## flow/config.mk

```make
export PLATFORM = sky130hd
export DESIGN_NAME = total_fir
export DESIGN_NICKNAME = total_fir
export VERILOG_FILES = /design/flow/design.v
export SDC_FILE = /design/flow/constraint.sdc
export NUM_CORES = 4
export LEC_CHECK = 0
export CAP_MARGIN = 20
export CORE_MARGIN = 2
export CORE_UTILIZATION = 69
export SLEW_MARGIN = 20
```

## flow/constraint.sdc

```tcl
create_clock -name core_clock -period 7.61 [get_ports {clk}]
set_input_delay 1.5220 -clock core_clock [delete_from_list [all_inputs] [get_ports {clk}]]
set_output_delay 1.5220 -clock core_clock [all_outputs]
set_load 0.01 [all_outputs]
```

## flow/design.v

```verilog
module dff(out_a, in_a, clk);
	parameter bitwidth = 8;
	input signed[bitwidth - 1:0]in_a;
	input clk;
	output signed[bitwidth - 1:0]out_a;
	reg signed[bitwidth - 1:0]out_a;
	always@(posedge clk)
		out_a <= in_a;
 endmodule
module mul(out, in_c, in_a);
	input signed[7:0] in_a, in_c;
	output signed[13:0] out;
	wire signed[15:0]sum;
	assign sum = in_a * in_c;
	assign out = sum[15:2];
endmodule
module adder(sum, a, b, c, d);
	parameter bitwidth = 14;
	input signed[bitwidth - 1:0]a, b, c, d;
	output signed[bitwidth + 1:0]sum;
	assign sum = a + b + c + d;
endmodule
module total_fir(total_out, x_in, clk);
	input clk;
	input signed[7:0]x_in;
	output signed[15:0]total_out;
	wire signed[7:0]c0 = 8'b0_0010001;
	wire signed[7:0]c1 = 8'b1_1010111;
	wire signed[7:0]c2 = 8'b0_0011000;
	wire signed[7:0]c3 = 8'b1_1000110;
	wire signed[7:0]c4 = 8'b1_0001100;
	wire signed[7:0]c5 = 8'b0_1010110;
	wire signed[7:0]c6 = 8'b1_0011010;
	wire signed[7:0]c7 = 8'b0_0111010;
	wire signed[7:0]c8 = 8'b1_1110000;
	wire signed[7:0]c9 = 8'b0_1111111;
	wire signed[7:0]c10 = 8'b0_0001111;
	wire signed[7:0]c11 = 8'b1_1110111;
	wire signed[7:0]c12 = 8'b1_1101011;
	wire signed[7:0]c13 = 8'b1_0110110;
	wire signed[7:0]c14 = 8'b1_0111100;
	wire signed[7:0]c15 = 8'b1_1010000;
	wire signed[7:0]in_a;
	wire signed[7:0]d1_eigh_out, d2_eigh_out, d3_eigh_out, d4_eigh_out, d5_eigh_out, d6_eigh_out,
					d7_eigh_out, d8_eigh_out, d9_eigh_out, d10_eigh_out, d11_eigh_out, d12_eigh_out,
					d13_eigh_out, d14_eigh_out, d15_eigh_out, d16_eigh_out;
	wire signed[13:0]m1_out, m2_out, m3_out, m4_out, m5_out, m6_out, m7_out, m8_out, m9_out, m10_out,
					m11_out, m12_out, m13_out, m14_out, m15_out, m16_out; 
	wire signed[13:0]d1_fort_out, d2_fort_out, d3_fort_out,  d4_fort_out, d5_fort_out, d6_fort_out,
					d7_fort_out, d8_fort_out, d9_fort_out, d10_fort_out, d11_fort_out, d12_fort_out,
					d13_fort_out, d14_fort_out, d15_fort_out, d16_fort_out;
	wire signed[15:0]a1_out, a2_out, a3_out, a4_out;
	wire signed[15:0]d1_sixt_out, d2_sixt_out, d3_sixt_out, d4_sixt_out;
	wire signed[17:0]total_tmp, a5_out;
	assign in_a = x_in;
	dff #(8) dff_1_eigh( .out_a(d1_eigh_out), .in_a(in_a), .clk(clk) );
	mul mul_1( .out(m1_out), .in_c(c15), .in_a(d1_eigh_out) );
	dff #(14) dff_1_fort( .out_a(d1_fort_out), .in_a(m1_out), .clk(clk) );
	dff #(8) dff_2_eigh( .out_a(d2_eigh_out), .in_a(d1_eigh_out), .clk(clk) );
	mul mul_2( .out(m2_out), .in_c(c14), .in_a(d2_eigh_out) );
	dff #(14) dff_2_fort( .out_a(d2_fort_out), .in_a(m2_out), .clk(clk) );
	dff #(8) dff_3_eigh( .out_a(d3_eigh_out), .in_a(d2_eigh_out), .clk(clk) );
	mul mul_3( .out(m3_out), .in_c(c13), .in_a(d3_eigh_out) );
	dff #(14) dff_3_fort( .out_a(d3_fort_out), .in_a(m3_out), .clk(clk) );
	dff #(8) dff_4_eigh( .out_a(d4_eigh_out), .in_a(d3_eigh_out), .clk(clk) );
	mul mul_4( .out(m4_out), .in_c(c12), .in_a(d4_eigh_out) );
	dff #(14) dff_4_fort( .out_a(d4_fort_out), .in_a(m4_out), .clk(clk) );
	adder #(14) adder_1( .sum(a1_out), .a(d1_fort_out), .b(d2_fort_out), .c(d3_fort_out), .d(d4_fort_out) );
	dff #(16) dff_1_sixt( .out_a(d1_sixt_out), .in_a(a1_out), .clk(clk) );
	dff #(8) dff_5_eigh( .out_a(d5_eigh_out), .in_a(d4_eigh_out), .clk(clk) );
	mul mul_5( .out(m5_out), .in_c(c11), .in_a(d5_eigh_out) );
	dff #(14) dff_5_fort( .out_a(d5_fort_out), .in_a(m5_out), .clk(clk) );
	dff #(8) dff_6_eigh( .out_a(d6_eigh_out), .in_a(d5_eigh_out), .clk(clk) );
	mul mul_6( .out(m6_out), .in_c(c10), .in_a(d6_eigh_out) );
	dff #(14) dff_6_fort( .out_a(d6_fort_out), .in_a(m6_out), .clk(clk) );
	dff #(8) dff_7_eigh( .out_a(d7_eigh_out), .in_a(d6_eigh_out), .clk(clk) );
	mul mul_7( .out(m7_out), .in_c(c9), .in_a(d7_eigh_out) );
	dff #(14) dff_7_fort( .out_a(d7_fort_out), .in_a(m7_out), .clk(clk) );
	dff #(8) dff_8_eigh( .out_a(d8_eigh_out), .in_a(d7_eigh_out), .clk(clk) );
	mul mul_8( .out(m8_out), .in_c(c8), .in_a(d8_eigh_out) );
	dff #(14) dff_8_fort( .out_a(d8_fort_out), .in_a(m8_out), .clk(clk) );
	adder #(14) adder_2( .sum(a2_out), .a(d5_fort_out), .b(d6_fort_out), .c(d7_fort_out), .d(d8_fort_out) );
	dff #(16) dff_2_sixt( .out_a(d2_sixt_out), .in_a(a2_out), .clk(clk) );
	dff #(8) dff_9_eigh( .out_a(d9_eigh_out), .in_a(d8_eigh_out), .clk(clk) );
	mul mul_9( .out(m9_out), .in_c(c7), .in_a(d9_eigh_out) );
	dff #(14) dff_9_fort( .out_a(d9_fort_out), .in_a(m9_out), .clk(clk) );
	dff #(8) dff_10_eigh( .out_a(d10_eigh_out), .in_a(d9_eigh_out), .clk(clk) );
	mul mul_10( .out(m10_out), .in_c(c6), .in_a(d10_eigh_out) );
	dff #(14) dff_10_fort( .out_a(d10_fort_out), .in_a(m10_out), .clk(clk) );
	dff #(8) dff_11_eigh( .out_a(d11_eigh_out), .in_a(d10_eigh_out), .clk(clk) );
	mul mul_11( .out(m11_out), .in_c(c5), .in_a(d11_eigh_out) );
	dff #(14) dff_11_fort( .out_a(d11_fort_out), .in_a(m11_out), .clk(clk) );
	dff #(8) dff_12_eigh( .out_a(d12_eigh_out), .in_a(d11_eigh_out), .clk(clk) );
	mul mul_12( .out(m12_out), .in_c(c4), .in_a(d12_eigh_out) );
	dff #(14) dff_12_fort( .out_a(d12_fort_out), .in_a(m12_out), .clk(clk) );
	adder #(14) adder_3( .sum(a3_out), .a(d9_fort_out), .b(d10_fort_out), .c(d11_fort_out), .d(d12_fort_out) );
	dff #(16) dff_3_sixt( .out_a(d3_sixt_out), .in_a(a3_out), .clk(clk) );
	dff #(8) dff_13_eigh( .out_a(d13_eigh_out), .in_a(d12_eigh_out), .clk(clk) );
	mul mul_13( .out(m13_out), .in_c(c3), .in_a(d13_eigh_out) );
	dff #(14) dff_13_fort( .out_a(d13_fort_out), .in_a(m13_out), .clk(clk) );
	dff #(8) dff_14_eigh( .out_a(d14_eigh_out), .in_a(d13_eigh_out), .clk(clk) );
	mul mul_14( .out(m14_out), .in_c(c2), .in_a(d14_eigh_out) );
	dff #(14) dff_14_fort( .out_a(d14_fort_out), .in_a(m14_out), .clk(clk) );
	dff #(8) dff_15_eigh( .out_a(d15_eigh_out), .in_a(d14_eigh_out), .clk(clk) );
	mul mul_15( .out(m15_out), .in_c(c1), .in_a(d15_eigh_out) );
	dff #(14) dff_15_fort( .out_a(d15_fort_out), .in_a(m15_out), .clk(clk) );
	dff #(8) dff_16_eigh( .out_a(d16_eigh_out), .in_a(d15_eigh_out), .clk(clk) );
	mul mul_16( .out(m16_out), .in_c(c0), .in_a(d16_eigh_out) );
	dff #(14) dff_16_fort( .out_a(d16_fort_out), .in_a(m16_out), .clk(clk) );
	adder #(14) adder_4( .sum(a4_out), .a(d13_fort_out), .b(d14_fort_out), .c(d15_fort_out), .d(d16_fort_out) );
	dff #(16) dff_4_sixt( .out_a(d4_sixt_out), .in_a(a4_out), .clk(clk) );
	adder #(16) adder_5( .sum(a5_out), .a(d1_sixt_out), .b(d2_sixt_out), .c(d3_sixt_out), .d(d4_sixt_out) );
	dff #(18) dff_eighteen( .out_a(total_tmp), .in_a(a5_out), .clk(clk) );
	assign total_out = total_tmp[17:2];
endmodule
```

## flow/run.sh

```bash
#!/bin/bash
# the make line also repeats each setting of config.mk as NAME=value (left out here)
make -C /OpenROAD-flow-scripts/flow DESIGN_CONFIG=/design/flow/config.mk WORK_HOME=/design/flow/orfs CLKGATE_MAP_FILE= finish
```

==> run_results.csv, run 1 <==
group,metric,value,unit
timing,rsz0062_at_grt,"no",
timing,whs,0.359,ns
routing,vias,20500,
setup_path,worstPathMaxFanout,25,
hold_path,hp-class,"flop to flop",
logic_synthesis,ys_ff,403,
timing,drv_slew,0,
setup_path,crit_path_start,"dff_7_eigh.out_a[7]",
cts,clk_path_buf_depth,3,
logic_synthesis,area_leaders,"dfxtp_1, ha_1, fa_1, inv_1, xnor2_1",
setup_path,cp-endpoint,"dff_7_fort.out_a[11]",
setup_path,r2r_end,"dff_7_fort.out_a[11]",
cts,cts_setup_buffers,0,
routing,drt-vias-per-instance,5.45,
timing,relSlewSlack,0.383,
cts,cts_made_buffers,46,
hold_path,min_to,"dff_15_eigh.out_a[0]",
logic_synthesis,synth_area_per_cell,10.0,um2
grt,overflow,0,
logic_synthesis,syn_inst,3070,
grt,grt_use_met2,0.480,
place,place_area,0.0316,mm2
routing,drt_iter0_drc,1026,
place,hpwl,50200,um
logic_synthesis,synth-main-ff-cell,"dfxtp_1",
layout,postLayoutCellArea,0.0333,mm2
floorplanning,initial_core_util,0.696,
cts,htreeDepth,2,
timing,hold_viol,0,
logic_synthesis,yosys_warnings,4,
setup_path,slowest_delay,0.93,ns
timing,timing.final.ws_setup,2.76,ns
logic_synthesis,yosysUniqueCellTypes,67,
grt,top_usage_layer,"met2",
floorplanning,core,0.0441,mm2
cts,ctsResizeCount,0,
logic_synthesis,synth_chip_area,0.0307,mm2
timing,fin_worst_skew,0.0199,ns
place,gp_congestion,0.889,
setup_path,start_kind,"flop",
floorplanning,rows,77,
place,dp.cells,3673,
timing,fin_crit,4.85,ns
timing,fin_crit_sh,0.637,
setup_path,cp_slowest_cell,"dfxtp_1",
logic_synthesis,xor_share,0.0701,
logic_synthesis,simple_gate_share,0.0692,
logic_synthesis,netlist_area,0.0307,mm2
cts,clk_transition_reported_paths,0.06,ns
logic_synthesis,yosys_cells,3070,
routing,wire_per_inst,16.3,um
timing,tightest_slew,0.925,ns
setup_path,cpLargestDelayFamily,"adder cells",
cts,clk-insertion-delay-late,0.58,ns
grt,globalRouteMet1Util,0.366,
logic_synthesis,top_cells_by_count,"inv_1, ha_1, dfxtp_1",
grt,grt_pass1_vias,21600,
layout,syn2layout_area_growth,8.41,%
setup_path,critPathArrivalTime,5.31,ns
hold_path,min_from,"dff_14_eigh.out_a[0]",
cts,cts_tree,"done",
hold_path,whs_path_depth,0,
grt,track_usage,0.278,
layout,utilization,0.755,
routing,drt-total-wl,61400,um
routing,antenna_left,0,
setup_path,worstReg2RegStart,"dff_7_eigh.out_a[7]",
logic_synthesis,yosysMostFrequentCell,"inv_1",
logic_synthesis,mux_share,0.00232,
setup_path,cp-end-kind,"flop",
timing,setup_viol,0,
timing,fin_tns_setup,0,ns
grt,grt_antenna_before_repair,0,
setup_path,rrSetupSlack,2.76,ns
layout,instances_no_fill,3757,
run,drv_cap,0,
setup_path,path_class,"flop to flop",
cts,cts_sinks,403,
logic_synthesis,ys_async_sr_fraction,0,
logic_synthesis,edf_count,0,
floorplanning,die_w,215,um
logic_synthesis,top_logic_kind,"adder cells",
run_status,status,"complete, no violations",
logic_synthesis,synth_top_area_share,0.263,
layout,nets,3993,
timing,fmax,206,MHz
setup_path,reg2reg_depth,13,
routing,drc,0,
setup_path,path_depth,13,
setup_path,crit_buf_inv,4,
floorplanning,fp.dieH,215,um
setup_path,cp.required,8.07,ns
logic_synthesis,synth_top_cell_by_area,"dfxtp_1",
cts,root_buffer,"clkbuf_16",
logic_synthesis,syn_nets,3934,
run,warnings,78,
setup_path,path_cells,"inv_1, fa_1, inv_1, fa_1, fa_1, inv_1, fa_1, inv_1, ha_1, or3_1, o21ai_0, nor2_1, o311ai_0",
grt,grt_max_degree,26,
logic_synthesis,synth_seq_share,0.263,
logic_synthesis,synth-compound-area-share,0.102,
logic_synthesis,fa_ha_area_frac,0.416,
place,preCtsSetupSlack,2.75,ns
floorplanning,die-area,0.0462,mm2
grt,grt_pass1_wl,104000,um
routing,drt_first_pass_iters,6,
cts,postCtsHoldBufs,0,
floorplanning,io_pins,25,
grt,gr-usage-met3,0.0371,
place,numPortBuffers,24,
per-layer routing:
metal,vias up,wire length (um)
met1,9860,28100
li1,10200,-
met3,111,2260
met2,320,29500
met4,0,1550
met5,-,0
area by class of cell:
class / count / area, um2
multi-input cells: 2037 / 20300
fillers: 3198 / 10800
flip-flops and latches: 403 / 8070
inverters: 617 / 2320
clock buffers: 53 / 1250
well taps: 592 / 741
clock inverters: 30 / 400
repair buffers: 24 / 240
diodes: 1 / 2.50
==> inputs of run 2 (changes only) <==
ABC_AREA = 0   (was not set)
CELL_PAD_IN_SITES_DETAIL_PLACEMENT = 1   (was not set)
CELL_PAD_IN_SITES_GLOBAL_PLACEMENT = 2   (was not set)
CORE_ASPECT_RATIO = 1.81   (was not set)
CORE_MARGIN = 4   (was 2)
CORE_UTILIZATION = 67   (was 69)
GPL_ROUTABILITY_DRIVEN = 1   (was not set)
GPL_TIMING_DRIVEN = 0   (was not set)
PLACE_DENSITY_LB_ADDON = 0.17   (was not set)
SETUP_SLACK_MARGIN = -0.37   (was not set)
SLEW_MARGIN = 10   (was 20)
clock period = 5.99 ns   (was 7.61 ns; I/O delays follow)
==> run 2 against run 1 <==
  * The run now fails in global placement without I/O
  * Synthesized cell count unchanged
  * Die area increased by 7.1%
  * Synthesized area unchanged
==> run_results.csv, run 2 <==
group,metric,value,unit
run_status,lastStage,"global placement without I/O",
logic_synthesis,top_logic_kind,"adder cells",
logic_synthesis,ys_ff,403,
logic_synthesis,synth_top_area_share,0.263,
floorplanning,die_w,167,um
logic_synthesis,syn_inst,3070,
logic_synthesis,ys_async_sr_fraction,0,
logic_synthesis,synth_seq_share,0.263,
logic_synthesis,xor_share,0.0701,
floorplanning,die-area,0.0495,mm2
logic_synthesis,edf_count,0,
logic_synthesis,synth_top_cell_by_area,"dfxtp_1",
floorplanning,initial_core_util,0.678,
logic_synthesis,synth_area_per_cell,10.0,um2
logic_synthesis,netlist_area,0.0307,mm2
logic_synthesis,fa_ha_area_frac,0.416,
logic_synthesis,yosysUniqueCellTypes,67,
logic_synthesis,mux_share,0.00232,
logic_synthesis,synth-compound-area-share,0.102,
run_status,status,"aborted with a tool error",
logic_synthesis,yosys_cells,3070,
logic_synthesis,synth_chip_area,0.0307,mm2
logic_synthesis,synth-main-ff-cell,"dfxtp_1",
floorplanning,core,0.0453,mm2
logic_synthesis,area_leaders,"dfxtp_1, ha_1, fa_1, inv_1, xnor2_1",
floorplanning,rows,105,
logic_synthesis,yosys_warnings,4,
floorplanning,fp.dieH,296,um
logic_synthesis,yosysMostFrequentCell,"inv_1",
logic_synthesis,top_cells_by_count,"inv_1, ha_1, dfxtp_1",
run_status,first-error,"[ERROR FLW-0024] Place density exceeds 1.0 (current PLACE_DENSITY_LB_ADDON =  0.17). Please check if the value of  PLACE_DENSITY_LB_ADDON is between 0 and 0.99.",
logic_synthesis,syn_nets,3934,
logic_synthesis,simple_gate_share,0.0692,
==> inputs of run 3 (changes only) <==
ABC_AREA = 1   (was 0)
CELL_PAD_IN_SITES_DETAIL_PLACEMENT = not set   (was 1)
CELL_PAD_IN_SITES_GLOBAL_PLACEMENT = not set   (was 2)
CORE_ASPECT_RATIO = not set   (was 1.81)
CORE_MARGIN = 2   (was 4)
CORE_UTILIZATION = 72   (was 67)
CTS_CLUSTER_DIAMETER = 394   (was not set)
CTS_CLUSTER_SIZE = 98   (was not set)
GPL_ROUTABILITY_DRIVEN = not set   (was 1)
GPL_TIMING_DRIVEN = not set   (was 0)
PLACE_DENSITY = 0.4   (was not set)
PLACE_DENSITY_LB_ADDON = not set   (was 0.17)
SETUP_SLACK_MARGIN = not set   (was -0.37)
SLEW_MARGIN = 20   (was 10)
TNS_END_PERCENT = 10   (was not set)
clock period = 2.45 ns   (was 5.99 ns; I/O delays follow)
==> run 3 against run 2 <==
  * The flow stops in global routing
  * Synthesized area rose by 5.0%
  * Die area fell by 6.1%
  * Synthesized cell count increased by 21%
==> run_results.csv, run 3 <==
group,metric,value,unit
run_status,status,"aborted with a tool error",
run_status,lastStage,"global routing",
run_status,first-error,"[ERROR GRT-0232] Routing congestion too high. Check the congestion heatmap in the GUI.",
place,numPortBuffers,24,
logic_synthesis,mux_share,0,
cts,cts_sinks,403,
logic_synthesis,ys_async_sr_fraction,0,
logic_synthesis,synth-main-ff-cell,"dfxtp_1",
grt,overflow,17,
logic_synthesis,synth-compound-area-share,0.0608,
place,gp_congestion,0.980,
logic_synthesis,syn_inst,3725,
logic_synthesis,area_leaders,"dfxtp_1, ha_1, fa_1, inv_1, nand2_1",
logic_synthesis,synth_chip_area,0.0322,mm2
logic_synthesis,top_logic_kind,"adder cells",
logic_synthesis,yosys_warnings,4,
logic_synthesis,synth_top_area_share,0.250,
floorplanning,fp.dieH,216,um
cts,htreeDepth,1,
logic_synthesis,yosysMostFrequentCell,"inv_1",
floorplanning,die_w,216,um
floorplanning,core,0.0442,mm2
logic_synthesis,yosysUniqueCellTypes,38,
logic_synthesis,ys_ff,403,
cts,cts_made_buffers,8,
grt,track_usage,0.684,
logic_synthesis,fa_ha_area_frac,0.397,
place,dp.cells,4921,
floorplanning,rows,77,
cts,root_buffer,"clkbuf_16",
logic_synthesis,netlist_area,0.0322,mm2
logic_synthesis,simple_gate_share,0.141,
logic_synthesis,synth_top_cell_by_area,"dfxtp_1",
logic_synthesis,edf_count,0,
logic_synthesis,syn_nets,4589,
logic_synthesis,synth_seq_share,0.250,
logic_synthesis,top_cells_by_count,"inv_1, nand2_1, ha_1",
logic_synthesis,xor_share,0.0532,
cts,postCtsHoldBufs,0,
logic_synthesis,synth_area_per_cell,8.66,um2
place,hpwl,70900,um
cts,clk_path_buf_depth,3,
floorplanning,io_pins,25,
logic_synthesis,yosys_cells,3725,
floorplanning,die-area,0.0465,mm2
floorplanning,initial_core_util,0.729,
-- run 3: per-stage QoR --
stage | hold slack [ns] | util | worst slack [ns] | TNS, ns | area, um2
2_1_floorplan | 0.331 | - | -1.26 | -65.54 | 32700
3_3_place_gp | 0.362 | 0.859 | -1.13 | -95.66 | 38000
3_5_place_dp | 0.350 | 0.859 | -1.24 | -110.92 | 38000
4_1_cts | 0.243 | 0.910 | -1.21 | -94.33 | 40300
-- run 3: timing repair --
action / in CTS
setup buffers: 16
pin swaps: 125
setup endpoints to repair: 183
endpoints found under the hold margin: 0
resized: 381
-- run 3: layer usage --
metal,track usage,GRT overflow
met1,0.658,0
met2,0.912,5
met3,0.473,1
met4,0.721,10
met5,0.151,1
==> inputs of run 4 (changes only) <==
ABC_AREA = not set   (was 1)
CELL_PAD_IN_SITES_GLOBAL_PLACEMENT = 0   (was not set)
CTS_CLUSTER_DIAMETER = not set   (was 394)
CTS_CLUSTER_SIZE = not set   (was 98)
GPL_ROUTABILITY_DRIVEN = 0   (was not set)
GPL_TIMING_DRIVEN = 1   (was not set)
PLACE_DENSITY = not set   (was 0.4)
PLACE_DENSITY_LB_ADDON = 0.27   (was not set)
SETUP_SLACK_MARGIN = 0.86   (was not set)
TNS_END_PERCENT = not set   (was 10)
clock period = 4.41 ns   (was 2.45 ns; I/O delays follow)
==> run 4 against run 3 <==
  * The run now finishes clean
  * Synthesized cell count down 18%
  * Die area fell by 4.6%
  * Synthesized area shrank 4.7%
==> run_results.csv, run 4 <==
group,metric,value,unit
timing,hold_viol,0,
cts,htreeDepth,2,
layout,seqCellArea,0.00825,mm2
hold_path,min_to,"dff_2_eigh.out_a[4]",
routing,vias,25700,
setup_path,r2r_end,"dff_eighteen.out_a[16]",
setup_path,worstReg2RegStart,"dff_1_sixt.out_a[0]",
cts,clk-insertion-delay-late,0.60,ns
place,numPortBuffers,24,
layout,nFillCells,1456,
grt,grt_antenna_before_repair,2,
hold_path,min_from,"dff_1_eigh.out_a[4]",
logic_synthesis,synth-main-ff-cell,"dfxtp_1",
logic_synthesis,mux_share,0.00232,
place,preCtsSetupSlack,0.379,ns
logic_synthesis,yosys_warnings,4,
setup_path,rrSetupSlack,0.23,ns
timing,fin_tns_setup,0,ns
layout,utilization,0.886,
logic_synthesis,synth_top_area_share,0.263,
logic_synthesis,synth-compound-area-share,0.102,
routing,drt-total-wl,100000,um
logic_synthesis,netlist_area,0.0307,mm2
run_status,status,"complete, no violations",
floorplanning,die_w,211,um
setup_path,crit_path_start,"dff_1_sixt.out_a[0]",
setup_path,worstPathMaxFanout,8,
floorplanning,core,0.0420,mm2
timing,rsz0062_at_grt,"yes",
logic_synthesis,area_leaders,"dfxtp_1, ha_1, fa_1, inv_1, xnor2_1",
cts,cts_sinks,403,
setup_path,cp-end-kind,"flop",
floorplanning,rows,75,
grt,track_usage,0.350,
setup_path,reg2reg_depth,18,
setup_path,cp.required,4.91,ns
cts,clk_transition_reported_paths,0.07,ns
floorplanning,fp.dieH,211,um
floorplanning,die-area,0.0443,mm2
setup_path,cpLargestDelayFamily,"AND-OR/OR-AND gates",
timing,drv_slew,0,
floorplanning,io_pins,25,
setup_path,cp_slowest_cell,"fa_1",
setup_path,path_depth,18,
cts,cts_tree,"done",
logic_synthesis,ys_ff,403,
logic_synthesis,xor_share,0.0701,
logic_synthesis,ys_async_sr_fraction,0,
setup_path,start_kind,"flop",
grt,grt_max_degree,14,
timing,fin_worst_skew,0.0257,ns
logic_synthesis,top_cells_by_count,"inv_1, ha_1, dfxtp_1",
logic_synthesis,simple_gate_share,0.0692,
layout,postLayoutCellArea,0.0373,mm2
logic_synthesis,edf_count,0,
logic_synthesis,synth_seq_share,0.263,
floorplanning,initial_core_util,0.731,
logic_synthesis,synth_area_per_cell,10.0,um2
setup_path,path_cells,"ha_4, inv_2, fa_2, nor2b_2, o31a_1, o21ai_2, buf_4, a31oi_4, a31oi_1, xor2_1, fa_1, inv_2, ha_4, a21o_4, a21o_1, a221oi_2, o21ai_1, a31oi_1",
timing,setup_viol,0,
grt,overflow,0,
logic_synthesis,synth_chip_area,0.0307,mm2
routing,antenna_left,0,
hold_path,hp-class,"flop to flop",
setup_path,path_class,"flop to flop",
logic_synthesis,syn_nets,3934,
routing,drt_iter0_drc,2642,
layout,mi_logic_area,0.0230,mm2
logic_synthesis,fa_ha_area_frac,0.416,
setup_path,crit_buf_inv,3,
logic_synthesis,synth_top_cell_by_area,"dfxtp_1",
logic_synthesis,yosysUniqueCellTypes,67,
layout,instances_no_fill,3864,
timing,whs,0.379,ns
timing,fmax,239,MHz
place,dp.cells,3624,
place,hpwl,51800,um
logic_synthesis,top_logic_kind,"adder cells",
hold_path,whs_path_depth,0,
timing,timing.final.ws_setup,0.226,ns
layout,nets,4154,
logic_synthesis,yosys_cells,3070,
routing,wire_per_inst,26.0,um
routing,drt-vias-per-instance,6.66,
timing,tightest_slew,0.793,ns
logic_synthesis,yosysMostFrequentCell,"inv_1",
routing,drc,0,
cts,cts_made_buffers,46,
routing,drt_first_pass_iters,10,
cts,root_buffer,"clkbuf_16",
timing,fin_crit,4.18,ns
run,drv_cap,0,
setup_path,cp-endpoint,"dff_eighteen.out_a[16]",
place,place_area,0.0319,mm2
timing,relSlewSlack,0.466,
cts,clk_path_buf_depth,3,
setup_path,slowest_delay,0.52,ns
run,warnings,79,
grt,grt_pass1_vias,24800,
timing,fin_crit_sh,0.949,
logic_synthesis,syn_inst,3070,
setup_path,critPathArrivalTime,4.68,ns
layout,syn2layout_area_growth,21.3,%
grt,grt_pass1_wl,124000,um
==> run 4: cell type report <==
type / instances / area share
Tap cell: 539 / 0.0181
Clock inverter: 19 / 0.00487
Sequential cell: 403 / 0.222
Inverter: 617 / 0.0631
Timing Repair Buffer: 185 / 0.0403
Antenna cell: 1 / 0.0000672
Multi-Input combinational cell: 2037 / 0.616
Clock buffer: 63 / 0.0357
==> run 4: metal layers <==
layer  GRT usage  share of wire  wire [um]
met1       0.396           0.32      32400
met2       0.648           0.48      48500
met3      0.0496          0.085       8480
met4       0.166           0.11      10900
met5           0              0          0
==> run 4: what timing repair did <==
item	4_1_cts	5_1_grt
hold buffers	0	0
pin swaps	178	222
resized	297	294
buffers inserted	82	75
endpoints found under the setup margin	65	73
==> inputs of run 5 (changes only) <==
ABC_AREA = 1   (was not set)
CELL_PAD_IN_SITES_GLOBAL_PLACEMENT = not set   (was 0)
CTS_CLUSTER_DIAMETER = 265   (was not set)
GPL_ROUTABILITY_DRIVEN = not set   (was 0)
GPL_TIMING_DRIVEN = not set   (was 1)
PLACE_DENSITY_LB_ADDON = 0.26   (was 0.27)
SETUP_SLACK_MARGIN = not set   (was 0.86)
clock period = 3.44 ns   (was 4.41 ns; I/O delays follow)
==> run 5 against run 4 <==
  * The layout now fails its checks (setup timing)
  * Critical path type unchanged
  * Sequential cell count unchanged
  * Highest routed layer is now met5
  * Worst hold slack worse by 0.0081 ns
  * Cell count rose by 18%
  * Synthesized area rose by 5.0%
==> run_results.csv, run 5 <==
group,metric,value,unit
logic_synthesis,syn_nets,4589,
logic_synthesis,syn_inst,3725,
layout,utilization,0.834,
setup_path,slowest_delay,0.50,ns
timing,fin_worst_skew,0.0344,ns
logic_synthesis,edf_count,0,
logic_synthesis,yosys_cells,3725,
timing,tightest_slew,0.444,ns
layout,nets,4780,
timing,rsz0062_at_grt,"yes",
setup_path,rrSetupSlack,-0.25,ns
routing,antenna_cells,0,
setup_path,r2r_end,"dff_2_fort.out_a[12]",
floorplanning,fp.dieH,216,um
grt,track_usage,0.327,
cts,htreeDepth,2,
routing,wire_per_inst,18.1,um
layout,nFillCells,2353,
cts,cts_tree,"done",
logic_synthesis,synth_top_area_share,0.250,
place,dp.cells,4449,
run,drv_cap,0,
setup_path,path_depth,15,
floorplanning,io_pins,25,
setup_path,worstPathMaxFanout,3,
logic_synthesis,yosys_warnings,4,
logic_synthesis,top_cells_by_count,"inv_1, nand2_1, ha_1",
cts,clk_path_buf_depth,3,
setup_path,cp_common_cell,"ha_1",
timing,whs,0.370,ns
grt,overflow,0,
setup_path,critPathArrivalTime,4.18,ns
logic_synthesis,ys_ff,403,
run_status,status,"failed layout checks",
grt,grt_pass1_vias,26000,
setup_path,path_class,"flop to flop",
setup_path,cp-end-kind,"flop",
cts,cts_sinks,403,
logic_synthesis,synth_area_per_cell,8.66,um2
setup_path,cpLargestDelayFamily,"adder cells",
floorplanning,die-area,0.0465,mm2
place,hpwl,55500,um
setup_path,crit_buf_inv,4,
setup_path,worstReg2RegStart,"dff_2_eigh.out_a[6]",
layout,mi_logic_area,0.0220,mm2
floorplanning,core,0.0442,mm2
logic_synthesis,mux_share,0,
logic_synthesis,synth_chip_area,0.0322,mm2
setup_path,crit_path_start,"dff_2_eigh.out_a[6]",
routing,drt_first_pass_iters,7,
place,numPortBuffers,24,
setup_path,cp-endpoint,"dff_2_fort.out_a[12]",
floorplanning,die_w,216,um
timing,timing.final.ws_setup,-0.251,ns
logic_synthesis,area_leaders,"dfxtp_1, ha_1, fa_1, inv_1, nand2_1",
timing,drv_slew,0,
routing,vias,25800,
timing,fin_crit_sh,1.07,
routing,drc,0,
layout,instances_no_fill,4545,
grt,grt_antenna_before_repair,4,
logic_synthesis,simple_gate_share,0.141,
logic_synthesis,yosysMostFrequentCell,"inv_1",
layout,syn2layout_area_growth,14.4,%
timing,hold_viol,0,
routing,antenna_left,0,
timing,fin_tns_setup,-2.33,ns
cts,clk_transition_reported_paths,0.06,ns
logic_synthesis,top_logic_kind,"adder cells",
hold_path,hp-class,"flop to flop",
logic_synthesis,synth-main-ff-cell,"dfxtp_1",
setup_path,reg2reg_depth,15,
cts,root_buffer,"clkbuf_16",
timing,fmax,271,MHz
logic_synthesis,yosysUniqueCellTypes,38,
cts,clk-insertion-delay-late,0.60,ns
cts,cts_made_buffers,45,
setup_path,cp_slowest_cell,"fa_1",
run,warnings,79,
timing,relSlewSlack,0.701,
logic_synthesis,fa_ha_area_frac,0.397,
logic_synthesis,synth_seq_share,0.250,
logic_synthesis,synth_top_cell_by_area,"dfxtp_1",
routing,drt-total-wl,82000,um
timing,setup_viol,22,
logic_synthesis,synth-compound-area-share,0.0608,
floorplanning,rows,77,
grt,grt_pass1_wl,124000,um
timing,fin_crit,3.69,ns
logic_synthesis,netlist_area,0.0322,mm2
run_status,violations,"setup timing",
setup_path,path_cells,"inv_2, buf_4, ha_1, xor2_1, fa_1, inv_1, fa_1, ha_1, ha_1, inv_1, o21ai_1, a31oi_1, nand2_1, nand2_1, nand2_2",
logic_synthesis,xor_share,0.0532,
floorplanning,initial_core_util,0.729,
hold_path,min_from,"dff_14_eigh.out_a[0]",
logic_synthesis,ys_async_sr_fraction,0,
place,gp_congestion,0.917,
grt,grt_max_degree,15,
hold_path,whs_path_depth,0,
layout,seqCellArea,0.00813,mm2
routing,drt_iter0_drc,1948,
hold_path,min_to,"dff_15_eigh.out_a[0]",
place,preCtsSetupSlack,-0.260,ns
routing,drt-vias-per-instance,5.68,
setup_path,start_kind,"flop",
setup_path,cp.required,3.93,ns
run 5: area by class of cell:
type / count / share of cell area
Tap cell: 592 / 0.0201
Clock buffer: 57 / 0.0345
Clock inverter: 27 / 0.0107
Multi-Input combinational cell: 2484 / 0.597
Sequential cell: 403 / 0.220
Timing Repair Buffer: 146 / 0.0319
Inverter: 836 / 0.0853
run 5: per-layer routing:
layer  global-route usage  routed length (um)  vias up  share of wire
met2                0.596               40500     1172           0.49
met3               0.0444                5380      417          0.066
met4                0.127                4810        6          0.059
met1                0.390               31300    12200           0.38
li1                     -                   -    12000              -
met5                    0                  41        -        0.00050
run 5: through the flow:
step | area [um2]
global route | 36900
floorplan | 32300
CTS | 36000
finish | 36900
global placement | 34100
detailed placement | 34100
run 5: timing repair:
action,in CTS,in global routing
resized,45,204
pin swaps,21,81
endpoints found under the setup margin,26,76
buffers inserted,2,10
hold buffers,0,0
==> inputs of run 6 (changes only) <==
ABC_AREA = 0   (was 1)
CTS_CLUSTER_DIAMETER = 215   (was 265)
CTS_CLUSTER_SIZE = 32   (was not set)
PLACE_DENSITY_LB_ADDON = 0.14   (was 0.26)
SETUP_SLACK_MARGIN = -0.09   (was not set)
clock period = 3.19 ns   (was 3.44 ns; I/O delays follow)
==> run 6 against run 5 <==
  * Synthesized area down 4.7%
  * The run now fails in global routing
  * Synthesized cell count shrank 18%
  * Die area shrank 4.6%
==> run_results.csv, run 6 <==
group,metric,value,unit
logic_synthesis,ys_ff,403,
grt,overflow,308,
floorplanning,die-area,0.0443,mm2
grt,track_usage,0.806,
place,hpwl,62300,um
place,place_area,0.0362,mm2
logic_synthesis,synth-compound-area-share,0.102,
logic_synthesis,synth-main-ff-cell,"dfxtp_1",
logic_synthesis,ys_async_sr_fraction,0,
logic_synthesis,synth_chip_area,0.0307,mm2
cts,root_buffer,"clkbuf_16",
cts,clk_path_buf_depth,3,
cts,cts_made_buffers,16,
logic_synthesis,syn_nets,3934,
floorplanning,initial_core_util,0.731,
logic_synthesis,yosys_warnings,4,
place,dp.cells,4114,
logic_synthesis,yosysMostFrequentCell,"inv_1",
logic_synthesis,simple_gate_share,0.0692,
logic_synthesis,yosysUniqueCellTypes,67,
logic_synthesis,edf_count,0,
logic_synthesis,yosys_cells,3070,
floorplanning,die_w,211,um
floorplanning,io_pins,25,
cts,cts_sinks,403,
logic_synthesis,netlist_area,0.0307,mm2
floorplanning,core,0.0420,mm2
cts,htreeDepth,1,
logic_synthesis,synth_top_cell_by_area,"dfxtp_1",
logic_synthesis,synth_seq_share,0.263,
logic_synthesis,synth_area_per_cell,10.0,um2
logic_synthesis,xor_share,0.0701,
run_status,status,"aborted with a tool error",
logic_synthesis,area_leaders,"dfxtp_1, ha_1, fa_1, inv_1, xnor2_1",
logic_synthesis,top_logic_kind,"adder cells",
cts,postCtsHoldBufs,0,
logic_synthesis,fa_ha_area_frac,0.416,
place,numPortBuffers,24,
floorplanning,fp.dieH,211,um
logic_synthesis,mux_share,0.00232,
logic_synthesis,top_cells_by_count,"inv_1, ha_1, dfxtp_1",
run_status,lastStage,"global routing",
place,preCtsSetupSlack,-0.683,ns
run_status,first-error,"[ERROR GRT-0232] Routing congestion too high. Check the congestion heatmap in the GUI.",
logic_synthesis,syn_inst,3070,
logic_synthesis,synth_top_area_share,0.263,
floorplanning,rows,75,
place,gp_congestion,0.923,
-- run 6: metal layers --
layer	global-route usage	overflow
met5	0.396	0
met1	0.764	3
met2	0.968	160
met4	0.854	130
met3	0.682	15
-- run 6: timing repair --
action                                  CTS
endpoints found under the setup margin   96
buffers inserted                         71
gates resized                           364
pin swaps                               290
gates cloned                              0
==> inputs of run 7 (changes only) <==
ABC_AREA = 1   (was 0)
CORE_UTILIZATION = 70   (was 72)
SETUP_SLACK_MARGIN = -0.17   (was -0.09)
TNS_END_PERCENT = 35   (was not set)
clock period = 2.41 ns   (was 3.19 ns; I/O delays follow)
==> run 7 against run 6 <==
  * The run again fails in global routing
  * Die area increased by 7.8%
  * Synthesized area increased by 5.0%
  * Synthesized cell count increased by 21%
==> run_results.csv, run 7 <==
group,metric,value,unit
cts,cts_made_buffers,16,
floorplanning,die_w,219,um
logic_synthesis,synth-main-ff-cell,"dfxtp_1",
logic_synthesis,netlist_area,0.0322,mm2
floorplanning,fp.dieH,219,um
logic_synthesis,simple_gate_share,0.141,
logic_synthesis,xor_share,0.0532,
run_status,lastStage,"global routing",
cts,cts_sinks,403,
logic_synthesis,yosys_warnings,4,
floorplanning,core,0.0454,mm2
logic_synthesis,yosysMostFrequentCell,"inv_1",
logic_synthesis,ys_async_sr_fraction,0,
floorplanning,initial_core_util,0.710,
run_status,first-error,"[ERROR GRT-0232] Routing congestion too high. Check the congestion heatmap in the GUI.",
logic_synthesis,top_cells_by_count,"inv_1, nand2_1, ha_1",
place,place_area,0.0385,mm2
cts,clk_path_buf_depth,3,
logic_synthesis,synth_top_area_share,0.250,
floorplanning,die-area,0.0478,mm2
logic_synthesis,synth-compound-area-share,0.0608,
logic_synthesis,syn_inst,3725,
logic_synthesis,mux_share,0,
logic_synthesis,edf_count,0,
logic_synthesis,synth_chip_area,0.0322,mm2
cts,root_buffer,"clkbuf_16",
run_status,status,"aborted with a tool error",
logic_synthesis,syn_nets,4589,
place,preCtsSetupSlack,-1.24,ns
grt,overflow,4057,
grt,track_usage,0.972,
place,hpwl,69900,um
floorplanning,rows,78,
place,numPortBuffers,24,
logic_synthesis,synth_area_per_cell,8.66,um2
logic_synthesis,top_logic_kind,"adder cells",
cts,htreeDepth,1,
logic_synthesis,yosysUniqueCellTypes,38,
logic_synthesis,area_leaders,"dfxtp_1, ha_1, fa_1, inv_1, nand2_1",
logic_synthesis,ys_ff,403,
cts,postCtsHoldBufs,0,
logic_synthesis,synth_top_cell_by_area,"dfxtp_1",
logic_synthesis,fa_ha_area_frac,0.397,
floorplanning,io_pins,25,
place,gp_congestion,0.935,
logic_synthesis,synth_seq_share,0.250,
logic_synthesis,yosys_cells,3725,
[run 7: through the flow]
step | instances
3_3_place_gp | 4918
4_1_cts | 4981
3_5_place_dp | 4918
2_1_floorplan | 3725
[run 7: what timing repair did]
item	CTS
resized	647
endpoints found under the setup margin	172
endpoints found under the hold margin	0
pin swaps	303
setup buffers	44
[run 7: metal layers]
layer	overflow	global-route usage
met1	16	0.855
met2	3257	1.33
met3	30	0.672
met4	750	1.13
met5	4	0.319
==> inputs of run 8 (changes only) <==
ABC_AREA = not set   (was 1)
CORE_UTILIZATION = 63   (was 70)
CTS_CLUSTER_DIAMETER = not set   (was 215)
CTS_CLUSTER_SIZE = 98   (was 32)
PLACE_DENSITY_LB_ADDON = not set   (was 0.14)
SETUP_SLACK_MARGIN = not set   (was -0.17)
TNS_END_PERCENT = not set   (was 35)
clock period = 5.29 ns   (was 2.41 ns; I/O delays follow)
==> run 8 against run 7 <==
  * The run now finishes clean
  * Synthesized area fell by 4.7%
  * Synthesized cell count shrank 18%
  * Die area grew 5.7%
==> run_results.csv, run 8 <==
group,metric,value,unit
grt,grt_pass1_vias,21300,
setup_path,r2r_end,"dff_3_sixt.out_a[15]",
place,preCtsSetupSlack,0.858,ns
timing,fin_worst_skew,0.0156,ns
setup_path,cp_slowest_cell,"a2111oi_0",
hold_path,whs_path_depth,0,
timing,fin_crit,4.54,ns
setup_path,reg2reg_depth,15,
grt,track_usage,0.262,
setup_path,slowest_delay,0.65,ns
logic_synthesis,edf_count,0,
hold_path,min_to,"dff_2_eigh.out_a[1]",
timing,fin_tns_setup,0,ns
grt,gr-usage-met3,0.0357,
logic_synthesis,yosys_warnings,4,
routing,antenna_cells,0,
layout,syn2layout_area_growth,8.73,%
floorplanning,die_w,225,um
logic_synthesis,fa_ha_area_frac,0.416,
logic_synthesis,yosysUniqueCellTypes,67,
logic_synthesis,synth_top_area_share,0.263,
routing,drt_first_pass_iters,5,
logic_synthesis,top_cells_by_count,"inv_1, ha_1, dfxtp_1",
grt,globalRouteMet1Util,0.357,
setup_path,cpLargestDelayFamily,"AND-OR/OR-AND gates",
timing,timing.final.ws_setup,0.747,ns
cts,cts_setup_buffers,0,
setup_path,path_depth,15,
cts,htreeDepth,2,
setup_path,path_class,"flop to flop",
floorplanning,fp.dieH,225,um
setup_path,path_cells,"ha_1, fa_1, a21o_1, a21o_1, a21oi_1, o211ai_1, a21oi_1, xnor2_1, fa_1, ha_1, and2_1, nand2_1, a2111oi_0, o21ai_0, nor3b_1",
cts,root_buffer,"clkbuf_16",
logic_synthesis,xor_share,0.0701,
grt,grt_pass1_wl,106000,um
setup_path,cp-endpoint,"dff_3_sixt.out_a[15]",
floorplanning,io_pins,25,
run_status,status,"complete, no violations",
logic_synthesis,area_leaders,"dfxtp_1, ha_1, fa_1, inv_1, xnor2_1",
logic_synthesis,synth_top_cell_by_area,"dfxtp_1",
setup_path,rrSetupSlack,0.75,ns
place,hpwl,52000,um
logic_synthesis,syn_inst,3070,
logic_synthesis,mux_share,0.00232,
logic_synthesis,yosysMostFrequentCell,"inv_1",
grt,grt_max_degree,25,
setup_path,worstReg2RegStart,"dff_11_eigh.out_a[1]",
cts,cts_tree,"done",
setup_path,critPathArrivalTime,5.00,ns
setup_path,start_kind,"flop",
layout,instances_no_fill,3784,
routing,drt-vias-per-instance,5.39,
timing,hold_viol,0,
logic_synthesis,simple_gate_share,0.0692,
floorplanning,die-area,0.0505,mm2
routing,drc,0,
logic_synthesis,top_logic_kind,"adder cells",
logic_synthesis,yosys_cells,3070,
place,dp.cells,3700,
cts,clk-insertion-delay-late,0.58,ns
setup_path,crit_buf_inv,0,
timing,tightest_slew,0.790,ns
logic_synthesis,ys_ff,403,
timing,setup_viol,0,
cts,cts_made_buffers,46,
cts,ctsResizeCount,0,
timing,fin_crit_sh,0.859,
logic_synthesis,syn_nets,3934,
layout,utilization,0.697,
routing,antenna_left,0,
layout,nets,3997,
logic_synthesis,synth-main-ff-cell,"dfxtp_1",
cts,clk_path_buf_depth,3,
routing,drt_iter0_drc,794,
cts,cts_sinks,403,
hold_path,min_from,"dff_1_eigh.out_a[1]",
routing,drt-total-wl,62700,um
cts,postCtsHoldBufs,0,
setup_path,worstPathMaxFanout,7,
routing,wire_per_inst,16.6,um
hold_path,hp-class,"flop to flop",
routing,vias,20400,
run,drv_cap,0,
setup_path,cp.required,5.75,ns
setup_path,crit_path_start,"dff_11_eigh.out_a[1]",
setup_path,cp-end-kind,"flop",
logic_synthesis,synth-compound-area-share,0.102,
place,numPortBuffers,24,
logic_synthesis,synth_chip_area,0.0307,mm2
floorplanning,core,0.0479,mm2
floorplanning,initial_core_util,0.641,
timing,relSlewSlack,0.460,
timing,fmax,220,MHz
logic_synthesis,synth_area_per_cell,10.0,um2
grt,top_usage_layer,"met2",
logic_synthesis,netlist_area,0.0307,mm2
logic_synthesis,ys_async_sr_fraction,0,
cts,clk_transition_reported_paths,0.06,ns
place,gp_congestion,0.849,
grt,grt_antenna_before_repair,0,
grt,grt_use_met2,0.441,
grt,overflow,0,
run,warnings,78,
timing,drv_slew,0,
floorplanning,rows,80,
logic_synthesis,synth_seq_share,0.263,
timing,rsz0062_at_grt,"no",
[run 8: metrics by stage]
| step | hold WS [ns] | instance area (um2) |
|---|---|---|
| after floorplan | 0.331 | 30700 |
| after detailed placement | 0.342 | 31700 |
| after CTS | 0.357 | 33400 |
| after global routing | 0.360 | 33400 |
| final | 0.356 | 33400 |
| after global placement | 0.347 | 31700 |
[run 8: layer usage]
layer,up-vias,part of all wire,wire [um]
met5,-,0,0
met4,0,0.026,1620
met3,102,0.033,2050
met2,284,0.46,29000
met1,9796,0.48,30000
li1,10200,-,-
[run 8: area by class of cell]
type | count | area (um2)
repair buffers | 28 | 270
clock inverters | 18 | 304
multi-input cells | 2037 | 20300
clock buffers | 66 | 1390
well taps | 615 | 769
fillers | 3740 | 14500
inverters | 617 | 2320
flip-flops and latches | 403 | 8070
==> inputs of run 9 (changes only) <==
CORE_UTILIZATION = 40   (was 63)
CTS_CLUSTER_SIZE = 75   (was 98)
PLACE_DENSITY_LB_ADDON = 0.13   (was not set)
clock period = 5.0 ns   (was 5.29 ns; I/O delays follow)
==> run 9 against run 8 <==
  * Synthesized cell count unchanged
  * Critical path type unchanged
  * Cell count up 11%
  * First-iteration DRC count down 15%
  * Fmax up 3.3%
==> run_results.csv, run 9 <==
group,metric,value,unit
routing,drc,0,
floorplanning,die-area,0.0790,mm2
floorplanning,initial_core_util,0.404,
run,warnings,76,
hold_path,min_from,"dff_16_eigh.out_a[2]",
logic_synthesis,synth_seq_share,0.263,
timing,relSlewSlack,0.425,
logic_synthesis,top_cells_by_count,"inv_1, ha_1, dfxtp_1",
setup_path,critPathArrivalTime,4.87,ns
cts,clk_transition_reported_paths,0.06,ns
place,numPortBuffers,24,
place,gp_congestion,0.828,
timing,fin_tns_setup,0,ns
setup_path,path_cells,"inv_1, fa_1, inv_1, fa_1, fa_1, inv_1, fa_1, inv_1, ha_1, or3_1, o21ai_0, nor2_1, o311ai_0",
floorplanning,die_w,281,um
grt,grt_max_degree,25,
cts,cts_setup_buffers,0,
timing,fin_crit,4.40,ns
layout,instances_no_fill,4205,
place,place_area,0.0322,mm2
logic_synthesis,yosys_cells,3070,
routing,drt_first_pass_iters,5,
logic_synthesis,simple_gate_share,0.0692,
place,hpwl,51100,um
timing,timing.final.ws_setup,0.603,ns
logic_synthesis,netlist_area,0.0307,mm2
timing,drv_slew,0,
timing,fin_worst_skew,0.0278,ns
grt,grt_pass1_wl,105000,um
floorplanning,core,0.0759,mm2
run_status,status,"complete, no violations",
routing,drt-vias-per-instance,4.74,
cts,cts_tree,"done",
setup_path,slowest_delay,0.58,ns
floorplanning,fp.dieH,281,um
setup_path,path_depth,13,
routing,drt-total-wl,61500,um
grt,grt_antenna_before_repair,2,
timing,rsz0062_at_grt,"no",
logic_synthesis,synth_chip_area,0.0307,mm2
hold_path,hp-class,"flop to flop",
grt,track_usage,0.164,
setup_path,path_class,"flop to flop",
cts,ctsResizeCount,0,
logic_synthesis,ys_async_sr_fraction,0,
routing,drt_iter0_drc,673,
setup_path,worstReg2RegStart,"dff_7_eigh.out_a[5]",
timing,hold_viol,0,
setup_path,cp.required,5.47,ns
logic_synthesis,ys_ff,403,
logic_synthesis,yosysMostFrequentCell,"inv_1",
timing,setup_viol,0,
logic_synthesis,xor_share,0.0701,
logic_synthesis,top_logic_kind,"adder cells",
layout,syn2layout_area_growth,10.2,%
logic_synthesis,yosysUniqueCellTypes,67,
cts,clk-insertion-delay-late,0.59,ns
setup_path,start_kind,"flop",
timing,fin_crit_sh,0.879,
routing,wire_per_inst,14.6,um
logic_synthesis,edf_count,0,
logic_synthesis,synth-compound-area-share,0.102,
setup_path,reg2reg_depth,13,
cts,root_buffer,"clkbuf_16",
hold_path,whs_path_depth,0,
floorplanning,io_pins,25,
place,dp.cells,4116,
logic_synthesis,synth_area_per_cell,10.0,um2
logic_synthesis,synth_top_cell_by_area,"dfxtp_1",
setup_path,crit_buf_inv,4,
routing,antenna_left,0,
layout,postLayoutCellArea,0.0338,mm2
floorplanning,rows,101,
logic_synthesis,synth_top_area_share,0.263,
cts,cts_sinks,403,
setup_path,crit_path_start,"dff_7_eigh.out_a[5]",
logic_synthesis,synth-main-ff-cell,"dfxtp_1",
logic_synthesis,area_leaders,"dfxtp_1, ha_1, fa_1, inv_1, xnor2_1",
logic_synthesis,yosys_warnings,4,
logic_synthesis,fa_ha_area_frac,0.416,
logic_synthesis,syn_inst,3070,
cts,cts_made_buffers,47,
logic_synthesis,syn_nets,3934,
cts,clk_path_buf_depth,3,
setup_path,cp-end-kind,"flop",
logic_synthesis,mux_share,0.00232,
cts,postCtsHoldBufs,0,
run,drv_cap,0,
setup_path,r2r_end,"dff_7_fort.out_a[11]",
setup_path,worstPathMaxFanout,7,
routing,vias,19900,
hold_path,min_to,"dff_16_fort.out_a[0]",
setup_path,rrSetupSlack,0.60,ns
setup_path,cpLargestDelayFamily,"adder cells",
setup_path,cp-endpoint,"dff_7_fort.out_a[11]",
cts,htreeDepth,2,
grt,grt_pass1_vias,21100,
grt,overflow,0,
timing,fmax,227,MHz
layout,nets,3999,
place,preCtsSetupSlack,0.591,ns
setup_path,cp_slowest_cell,"fa_1",
timing,tightest_slew,0.853,ns
## run 9: cell type report
cell class,count,area (um2)
diodes,1,2.50
clock buffers,60,1320
clock inverters,28,295
fillers,7223,42100
inverters,617,2320
multi-input cells,2037,20300
flip-flops and latches,403,8070
well taps,1030,1290
repair buffers,29,278
## run 9: metrics by stage
step                hold slack (ns)  utilization
CTS                           0.367        0.446
finish                        0.366        0.446
detailed placement            0.358        0.424
floorplan                     0.331            -
global route                  0.375        0.446
global placement              0.364        0.424
## run 9: routing by layer
| metal | vias up | track usage | part of all wire |
|---|---|---|---|
| met5 | - | 0 | 0 |
| met4 | 0 | 0.0392 | 0.020 |
| met3 | 74 | 0.0180 | 0.023 |
| met2 | 175 | 0.282 | 0.47 |
| met1 | 9485 | 0.219 | 0.48 |
| li1 | 10200 | - | - |
==> inputs of run 10 (changes only) <==
CORE_ASPECT_RATIO = 1.95   (was not set)
CTS_CLUSTER_SIZE = 48   (was 75)
GPL_ROUTABILITY_DRIVEN = 0   (was not set)
HOLD_SLACK_MARGIN = 0.3   (was not set)
MIN_ROUTING_LAYER = met2   (was not set)
TNS_END_PERCENT = 25   (was not set)
==> run 10 against run 9 <==
  * Utilization is 0.53 points lower
  * Sequential cell count is the same
  * Clock skew barely moved
  * Highest routed layer is now met5
  * Sequential share of layout area up 0.14 points
  * Cell count is 0.86% lower
  * Critical endpoint is now dff_eighteen.out_a[16]
  * Synthesized area is the same
==> run_results.csv, run 10 <==
group,metric,value,unit
routing,drt-total-wl,72400,um
place,preCtsSetupSlack,0.634,ns
setup_path,cp_slowest_cell,"a2111oi_0",
grt,grt_pass1_vias,32100,
logic_synthesis,synth_top_cell_by_area,"dfxtp_1",
logic_synthesis,netlist_area,0.0307,mm2
setup_path,cp-end-kind,"flop",
cts,clk_path_buf_depth,3,
setup_path,path_depth,15,
logic_synthesis,yosysUniqueCellTypes,67,
logic_synthesis,synth_seq_share,0.263,
floorplanning,io_pins,25,
logic_synthesis,top_cells_by_count,"inv_1, ha_1, dfxtp_1",
layout,nets,3992,
setup_path,crit_buf_inv,0,
grt,grt_pass1_wl,115000,um
place,numPortBuffers,24,
timing,fin_tns_setup,0,ns
run,warnings,76,
cts,cts_sinks,403,
cts,cts_made_buffers,41,
logic_synthesis,ys_ff,403,
routing,drt_iter0_drc,3797,
floorplanning,fp.dieH,391,um
logic_synthesis,xor_share,0.0701,
timing,tightest_slew,0.809,ns
routing,vias,28400,
timing,hold_viol,0,
timing,fmax,224,MHz
logic_synthesis,synth-main-ff-cell,"dfxtp_1",
hold_path,min_to,"dff_2_eigh.out_a[1]",
routing,drt-vias-per-instance,6.81,
cts,postCtsHoldBufs,0,
cts,htreeDepth,2,
logic_synthesis,simple_gate_share,0.0692,
timing,drv_slew,0,
logic_synthesis,area_leaders,"dfxtp_1, ha_1, fa_1, inv_1, xnor2_1",
logic_synthesis,syn_inst,3070,
logic_synthesis,yosys_cells,3070,
timing,fin_worst_skew,0.0273,ns
grt,overflow,0,
setup_path,cp.required,5.43,ns
logic_synthesis,ys_async_sr_fraction,0,
logic_synthesis,top_logic_kind,"adder cells",
floorplanning,rows,142,
logic_synthesis,mux_share,0.00232,
hold_path,min_from,"dff_1_eigh.out_a[1]",
setup_path,cp-endpoint,"dff_eighteen.out_a[16]",
logic_synthesis,yosysMostFrequentCell,"inv_1",
routing,drt_first_pass_iters,49,
setup_path,path_class,"flop to flop",
floorplanning,die-area,0.0791,mm2
run,drv_cap,0,
logic_synthesis,synth-compound-area-share,0.102,
cts,clk-insertion-delay-late,0.58,ns
cts,cts_tree,"done",
grt,grt_max_degree,25,
routing,antenna_left,0,
setup_path,reg2reg_depth,15,
setup_path,worstReg2RegStart,"dff_2_sixt.out_a[1]",
setup_path,critPathArrivalTime,4.90,ns
logic_synthesis,synth_chip_area,0.0307,mm2
timing,fin_crit,4.47,ns
hold_path,hp-class,"flop to flop",
logic_synthesis,edf_count,0,
grt,track_usage,0.281,
setup_path,crit_path_start,"dff_2_sixt.out_a[1]",
hold_path,whs_path_depth,0,
grt,grt_antenna_before_repair,1,
logic_synthesis,synth_top_area_share,0.263,
routing,drc,0,
cts,clk_transition_reported_paths,0.07,ns
setup_path,path_cells,"ha_1, a211oi_1, o211ai_1, a21boi_0, o21bai_1, a21oi_1, xnor2_1, fa_1, ha_1, a21o_1, a21o_1, a2111oi_0, nand2b_1, o21ai_0, a31oi_1",
timing,relSlewSlack,0.457,
floorplanning,die_w,202,um
setup_path,worstPathMaxFanout,5,
logic_synthesis,yosys_warnings,4,
logic_synthesis,synth_area_per_cell,10.0,um2
logic_synthesis,fa_ha_area_frac,0.416,
run_status,status,"complete, no violations",
cts,ctsResizeCount,0,
floorplanning,core,0.0764,mm2
cts,cts_setup_buffers,0,
timing,fin_crit_sh,0.894,
floorplanning,initial_core_util,0.402,
setup_path,r2r_end,"dff_eighteen.out_a[16]",
timing,setup_viol,0,
layout,syn2layout_area_growth,9.54,%
logic_synthesis,syn_nets,3934,
setup_path,rrSetupSlack,0.53,ns
timing,timing.final.ws_setup,0.532,ns
setup_path,slowest_delay,0.59,ns
setup_path,cpLargestDelayFamily,"AND-OR/OR-AND gates",
cts,root_buffer,"clkbuf_16",
routing,wire_per_inst,17.4,um
setup_path,start_kind,"flop",
timing,rsz0062_at_grt,"no",
place,hpwl,57200,um
[run 10: per-stage QoR]
| step | cell area (um2) | cells | util | hold WS (ns) |
|---|---|---|---|---|
| 3_5_place_dp | 32200 | 4093 | 0.421 | 0.343 |
| 4_1_cts | 33600 | 4167 | 0.440 | 0.347 |
| 5_1_grt | 33600 | 4167 | 0.440 | 0.353 |
| 2_1_floorplan | 30700 | 3070 | - | 0.331 |
| 6_report | 33600 | 4169 | 0.440 | 0.344 |
| 3_3_place_gp | 32200 | 4093 | 0.421 | 0.340 |
[run 10: cell type report]
class	instances	area, um2
antenna	2	5.00
clock buffer	52	1150
clock inverter	22	294
fill	7407	42800
inverter	617	2320
multi-input combinational	2037	20300
sequential	403	8070
tap	1008	1260
timing repair buffer	28	270
[run 10: metal layers]
metal | track usage | part of all wire | vias to the layer above
met5 | 0.00125 | 0.00018 | -
met1 | - | 0 | 10700
met2 | 0.396 | 0.61 | 7022
met4 | 0.0492 | 0.066 | 2
li1 | - | - | 10100
met3 | 0.310 | 0.32 | 573
==> inputs of run 11 (changes only) <==
ABC_AREA = 1   (was not set)
CELL_PAD_IN_SITES_GLOBAL_PLACEMENT = 0   (was not set)
CORE_ASPECT_RATIO = not set   (was 1.95)
CORE_UTILIZATION = 72   (was 40)
CTS_CLUSTER_DIAMETER = 387   (was not set)
CTS_CLUSTER_SIZE = not set   (was 48)
GPL_ROUTABILITY_DRIVEN = 1   (was 0)
GPL_TIMING_DRIVEN = 1   (was not set)
HOLD_SLACK_MARGIN = not set   (was 0.3)
MIN_ROUTING_LAYER = not set   (was met2)
PLACE_DENSITY_LB_ADDON = 0.27   (was 0.13)
SETUP_SLACK_MARGIN = -0.18   (was not set)
TNS_END_PERCENT = not set   (was 25)
clock period = 3.15 ns   (was 5.0 ns; I/O delays follow)
==> run 11 against run 10 <==
  * Now fails the layout checks on setup timing
  * Register-to-register slack got worse by 1.4 ns
  * Global-route usage increased by 8.9 points
  * Clock skew increased by 0.0072 ns
  * Highest routed layer is now met4
==> run_results.csv, run 11 <==
group,metric,value,unit
setup_path,path_class,"flop to flop",
setup_path,worstPathMaxFanout,3,
routing,wire_per_inst,21.5,um
timing,setup_viol,96,
grt,grt_antenna_before_repair,1,
logic_synthesis,top_cells_by_count,"inv_1, nand2_1, ha_1",
cts,clk-insertion-delay-late,0.62,ns
cts,cts_tree,"done",
place,gp_congestion,0.911,
logic_synthesis,simple_gate_share,0.141,
logic_synthesis,yosys_cells,3725,
logic_synthesis,synth_top_cell_by_area,"dfxtp_1",
logic_synthesis,yosysMostFrequentCell,"inv_1",
setup_path,reg2reg_depth,14,
timing,fin_tns_setup,-20.19,ns
floorplanning,initial_core_util,0.729,
setup_path,cp_slowest_cell,"fa_1",
routing,drt_iter0_drc,2818,
routing,antenna_left,0,
logic_synthesis,synth_area_per_cell,8.66,um2
routing,drt-total-wl,101000,um
floorplanning,core,0.0442,mm2
cts,cts_made_buffers,45,
logic_synthesis,ys_ff,403,
layout,syn2layout_area_growth,20.3,%
hold_path,min_to,"dff_15_eigh.out_a[0]",
cts,clk_path_buf_depth,3,
logic_synthesis,top_logic_kind,"adder cells",
cts,cts_sinks,403,
grt,track_usage,0.370,
routing,drt-vias-per-instance,6.00,
timing,fmax,248,MHz
setup_path,start_kind,"flop",
routing,vias,28200,
setup_path,slowest_delay,0.61,ns
setup_path,r2r_end,"dff_3_fort.out_a[9]",
grt,grt_pass1_vias,28400,
setup_path,cp-end-kind,"flop",
timing,hold_viol,0,
grt,grt_max_degree,17,
floorplanning,rows,77,
setup_path,cp-endpoint,"dff_3_fort.out_a[9]",
setup_path,path_depth,14,
grt,overflow,0,
logic_synthesis,yosys_warnings,4,
floorplanning,die-area,0.0465,mm2
timing,fin_crit,4.03,ns
timing,relSlewSlack,0.607,
logic_synthesis,ys_async_sr_fraction,0,
run_status,violations,"setup timing",
timing,timing.final.ws_setup,-0.884,ns
logic_synthesis,synth_chip_area,0.0322,mm2
floorplanning,die_w,216,um
layout,seqCellArea,0.00814,mm2
grt,grt_pass1_wl,138000,um
cts,clk_transition_reported_paths,0.07,ns
setup_path,path_cells,"inv_1, ha_4, fa_1, inv_2, fa_1, fa_1, inv_2, ha_4, inv_2, o21bai_1, nor2_1, nand2_2, buf_6, xor2_1",
hold_path,min_from,"dff_14_eigh.out_a[0]",
cts,root_buffer,"clkbuf_16",
setup_path,cpLargestDelayFamily,"adder cells",
logic_synthesis,synth_top_area_share,0.250,
timing,fin_worst_skew,0.0345,ns
timing,drv_slew,0,
logic_synthesis,fa_ha_area_frac,0.397,
timing,rsz0062_at_grt,"yes",
floorplanning,io_pins,25,
cts,htreeDepth,2,
hold_path,hp-class,"flop to flop",
routing,antenna_cells,0,
setup_path,cp.required,3.66,ns
setup_path,rrSetupSlack,-0.88,ns
layout,nets,4928,
timing,whs,0.366,ns
place,numPortBuffers,24,
logic_synthesis,edf_count,0,
run,warnings,80,
logic_synthesis,yosysUniqueCellTypes,38,
layout,mi_logic_area,0.0228,mm2
setup_path,critPathArrivalTime,4.54,ns
setup_path,crit_buf_inv,5,
timing,fin_crit_sh,1.28,
place,hpwl,59000,um
layout,nFillCells,1918,
place,place_area,0.0352,mm2
logic_synthesis,netlist_area,0.0322,mm2
setup_path,crit_path_start,"dff_3_eigh.out_a[3]",
logic_synthesis,synth_seq_share,0.250,
logic_synthesis,mux_share,0,
layout,instances_no_fill,4692,
logic_synthesis,synth-compound-area-share,0.0608,
run,drv_cap,0,
logic_synthesis,syn_inst,3725,
floorplanning,fp.dieH,216,um
routing,drt_first_pass_iters,9,
logic_synthesis,synth-main-ff-cell,"dfxtp_1",
timing,tightest_slew,0.586,ns
layout,postLayoutCellArea,0.0388,mm2
setup_path,worstReg2RegStart,"dff_3_eigh.out_a[3]",
logic_synthesis,area_leaders,"dfxtp_1, ha_1, fa_1, inv_1, nand2_1",
place,dp.cells,4589,
routing,drc,0,
run_status,status,"failed layout checks",
logic_synthesis,syn_nets,4589,
logic_synthesis,xor_share,0.0532,
hold_path,whs_path_depth,0,
run 11: timing repair:
action | CTS | global route
endpoints found under the setup margin | 37 | 95
gates cloned | 0 | 0
resized | 95 | 322
buffers inserted | 14 | 22
pin swaps | 59 | 147
hold buffers | 0 | 0
run 11: area by class of cell:
cell class | instances | area share
clock buffer | 60 | 0.0333
tap | 592 | 0.0191
timing repair buffer | 294 | 0.0592
clock inverter | 23 | 0.00893
inverter | 836 | 0.0815
multi-input combinational | 2484 | 0.588
sequential | 403 | 0.210
run 11: stage by stage:
| step | setup WS (ns) | util |
|---|---|---|
| after floorplan | -0.557 | - |
| after global placement | -0.425 | 0.797 |
| after detailed placement | -0.479 | 0.797 |
| after CTS | -0.451 | 0.845 |
| after global routing | -0.825 | 0.877 |
| final | -0.884 | 0.877 |
run 11: layer usage:
layer / GRT usage / share of wire / up-vias / wire length (um)
li1: - / - / 12300 / -
met1: 0.406 / 0.34 / 13100 / 34000
met2: 0.671 / 0.48 / 1879 / 48300
met3: 0.0634 / 0.087 / 820 / 8770
met4: 0.217 / 0.098 / 0 / 9920
met5: 0 / 0 / - / 0
